## ipod_player
module ipod_player(
    input  logic        clk,
    input  logic        reset,
    input  logic [7:0]  kbd_ascii,
    input  logic        speed_up,
    input  logic        speed_down,
    input  logic        speed_reset,
    input  logic        direction,
    input  logic [31:0] flash_readdata,
    input  logic        flash_readdatavalid,
    output logic        flash_read,
    output logic [3:0]  flash_byteenable,
    output logic [22:0] flash_address,
    output logic [15:0] audio_data,
    output logic        sample_clk
);
make LEC_CHECK=0 ABC_AREA=0 CAP_MARGIN=5 CELL_PAD_IN_SITES_DETAIL_PLACEMENT=2 CELL_PAD_IN_SITES_GLOBAL_PLACEMENT=2 CORE_ASPECT_RATIO=1.01 CORE_MARGIN=8 CORE_UTILIZATION=62 CTS_CLUSTER_DIAMETER=302 CTS_CLUSTER_SIZE=24 GPL_ROUTABILITY_DRIVEN=0 GPL_TIMING_DRIVEN=1 MAX_ROUTING_LAYER=met5 MIN_ROUTING_LAYER=met1 PLACE_DENSITY_LB_ADDON=0.08 SETUP_SLACK_MARGIN=-2.0 SLEW_MARGIN=20 TNS_END_PERCENT=45 finish   # period 155.0 ns
run.sh (not shown) runs the stock make flow with config.mk's settings and CLKGATE_MAP_FILE=.
The first run did not get past global placement without I/O with FLW-0024.
==> next run, changes <==
CELL_PAD_IN_SITES_DETAIL_PLACEMENT = not set   (was 2)
CORE_UTILIZATION = 15   (was 62)
GPL_TIMING_DRIVEN = 0   (was 1)
HOLD_SLACK_MARGIN = 0.06   (was not set)
MIN_ROUTING_LAYER = met2   (was met1)
clock period = 153.0 ns   (was 155.0 ns; I/O delays follow)
Effect: The new run produced a clean layout. Die size increases to 3.9 times its value. Synthesized area does not change. Synthesized cell count stays the same.
==> next run, changes <==
ABC_AREA = not set   (was 0)
CAP_MARGIN = 20   (was 5)
CELL_PAD_IN_SITES_GLOBAL_PLACEMENT = not set   (was 2)
CORE_ASPECT_RATIO = not set   (was 1.01)
CORE_MARGIN = 9   (was 8)
CORE_UTILIZATION = 51   (was 15)
CTS_CLUSTER_DIAMETER = not set   (was 302)
CTS_CLUSTER_SIZE = not set   (was 24)
GPL_ROUTABILITY_DRIVEN = not set   (was 0)
GPL_TIMING_DRIVEN = not set   (was 0)
HOLD_SLACK_MARGIN = not set   (was 0.06)
MAX_ROUTING_LAYER = not set   (was met5)
MIN_ROUTING_LAYER = not set   (was met2)
PLACE_DENSITY_LB_ADDON = 0.01   (was 0.08)
TNS_END_PERCENT = not set   (was 45)
clock period = 100.0 ns   (was 153.0 ns; I/O delays follow)
The new run produced a clean layout. Synthesized cell count stays the same. Final area fell by about 10%. Final cell count fell by 28%. Worst hold slack is about the same. Clock-buffer cell count rose by 2. Wire length fell by about 44%. Global-route usage rose by 6.1 points. Die area fell by 69%. Clock skew fell by 0.0082 ns.
==> next run, changes <==
CAP_MARGIN = 15   (was 20)
CORE_MARGIN = 2   (was 9)
CORE_UTILIZATION = 40   (was 51)
GPL_TIMING_DRIVEN = 0   (was not set)
HOLD_SLACK_MARGIN = 0.21   (was not set)
PLACE_DENSITY_LB_ADDON = 0.09   (was 0.01)
SETUP_SLACK_MARGIN = 5.0   (was -2.0)
TNS_END_PERCENT = 15   (was not set)
What happened: Non-clock buffer count grows by 307; routed wire length grows by 22%; cell area grows by 5.1%; register-to-register slack improves by 4.7 ns; via count grows by 4.4%; flip-flop count stays the same; area after synthesis is unchanged; synthesized cell count does not change.

---

Setup of job 368:
Starting RTL as in the previous note.
clock: 104.0 ns
lec_check: 0
abc_area: 1
cap_margin: 20
core_margin: 2
core_utilization: 72
place_density: 0.41
setup_slack_margin: 5
slew_margin: 20
Job 368: no failed stages, no open violations at the end
The inputs of job 4579 differ from those of job 368 as listed below.
- removing ABC_AREA (formerly 1)
- changing CORE_UTILIZATION from 72 to 40
- removing PLACE_DENSITY (formerly 0.41)
- changing the clock period (ns, I/O delays scaled along) from 104.0 to 100.0
- Job 4579 ended with every stage complete and zero timing, DRC or antenna violations.
- Looking at highest metal layer used by the detailed router, the met4 result is from job 4579; the met5 one comes from job 368.
- Sort job 368 and job 4579 by number of cells on the worst reg-to-reg path asc -> top: job 4579
- The post-route worst hold slack of job 4579 is higher than that of job 368.
- Job 4579: post-cts resize count higher than job 368
- Count of non-CTS inverters in the layout, job 4579 vs job 368: down by more than half
- Changes observed in job 4579 relative to job 368: wire length went up 37%, end-of-flow core utilization went down 32 points.
[inputs] job 5197 vs job 4579
- PLACE_DENSITY: unset -> 0.61
- GPL_TIMING_DRIVEN: unset -> 0
- SETUP_SLACK_MARGIN: 5 -> 1.44
- CTS_CLUSTER_DIAMETER: unset -> 391
- CTS_CLUSTER_SIZE: unset -> 98
- CORE_UTILIZATION: 40 -> 60
Notes after the runs:
- Taking job 4579 as the reference, in job 5197 total antenna diodes in the routed design higher; share of the cycle needed by the critical path after routing higher.
- Compared with job 4579, in job 5197 count of port buffers added during placement saw a decrease; via count saw an increase; pre-placement core utilization saw an increase.
- Comparing job 4579 against job 5197, there is no change at all in final setup violation count.
- Number of search-and-repair iterations in the first detailed-routing pass ends up lower on job 4579.
- Against job 4579 as the reference, job 5197 delivers a lower placeable core region.
- Job 5197 vs job 4579, maximum clock frequency went down by 0.72 MHz.
- Reported for job 5197 and job 4579, area after synthesis turned out identical to the last digit.

---

ipod_player again, from the RTL that the note above started with.
Settings: LEC_CHECK=0, CAP_MARGIN=20, CORE_MARGIN=2, CORE_UTILIZATION=40, CTS_CLUSTER_DIAMETER=391, CTS_CLUSTER_SIZE=15, PLACE_DENSITY=0.61, SETUP_SLACK_MARGIN=1.44, SLEW_MARGIN=20; clock period 100.0 ns.
Then changed:
CTS_CLUSTER_SIZE = 100   (was 15)
GPL_TIMING_DRIVEN = 0   (was not set)
TNS_END_PERCENT = 15   (was not set)
Result: The changed run passed the timing, design-rule and antenna checks; clock-buffer cell count does not change; clock skew is about the same; routed wire length is higher by a quarter to a third; via count is higher by a few percent.
Then changed:
CORE_UTILIZATION = 66   (was 40)
CTS_CLUSTER_DIAMETER = 56   (was 391)
CTS_CLUSTER_SIZE = 15   (was 100)
GPL_TIMING_DRIVEN = not set   (was 0)
TNS_END_PERCENT = 20   (was 15)
Clock-buffer cell count shrinks by 1. Clock skew grows by 0.0079 ns.
Then changed:
CORE_MARGIN = 8   (was 2)
CORE_UTILIZATION = 40   (was 66)
CTS_CLUSTER_DIAMETER = 391   (was 56)
CTS_CLUSTER_SIZE = 100   (was 15)
GPL_TIMING_DRIVEN = 0   (was not set)
TNS_END_PERCENT = not set   (was 20)
Sequential share of layout area shrinks by 0.28 points; setup slack is worse by 1.8 ns; register-to-register slack is worse by 1.8 ns.
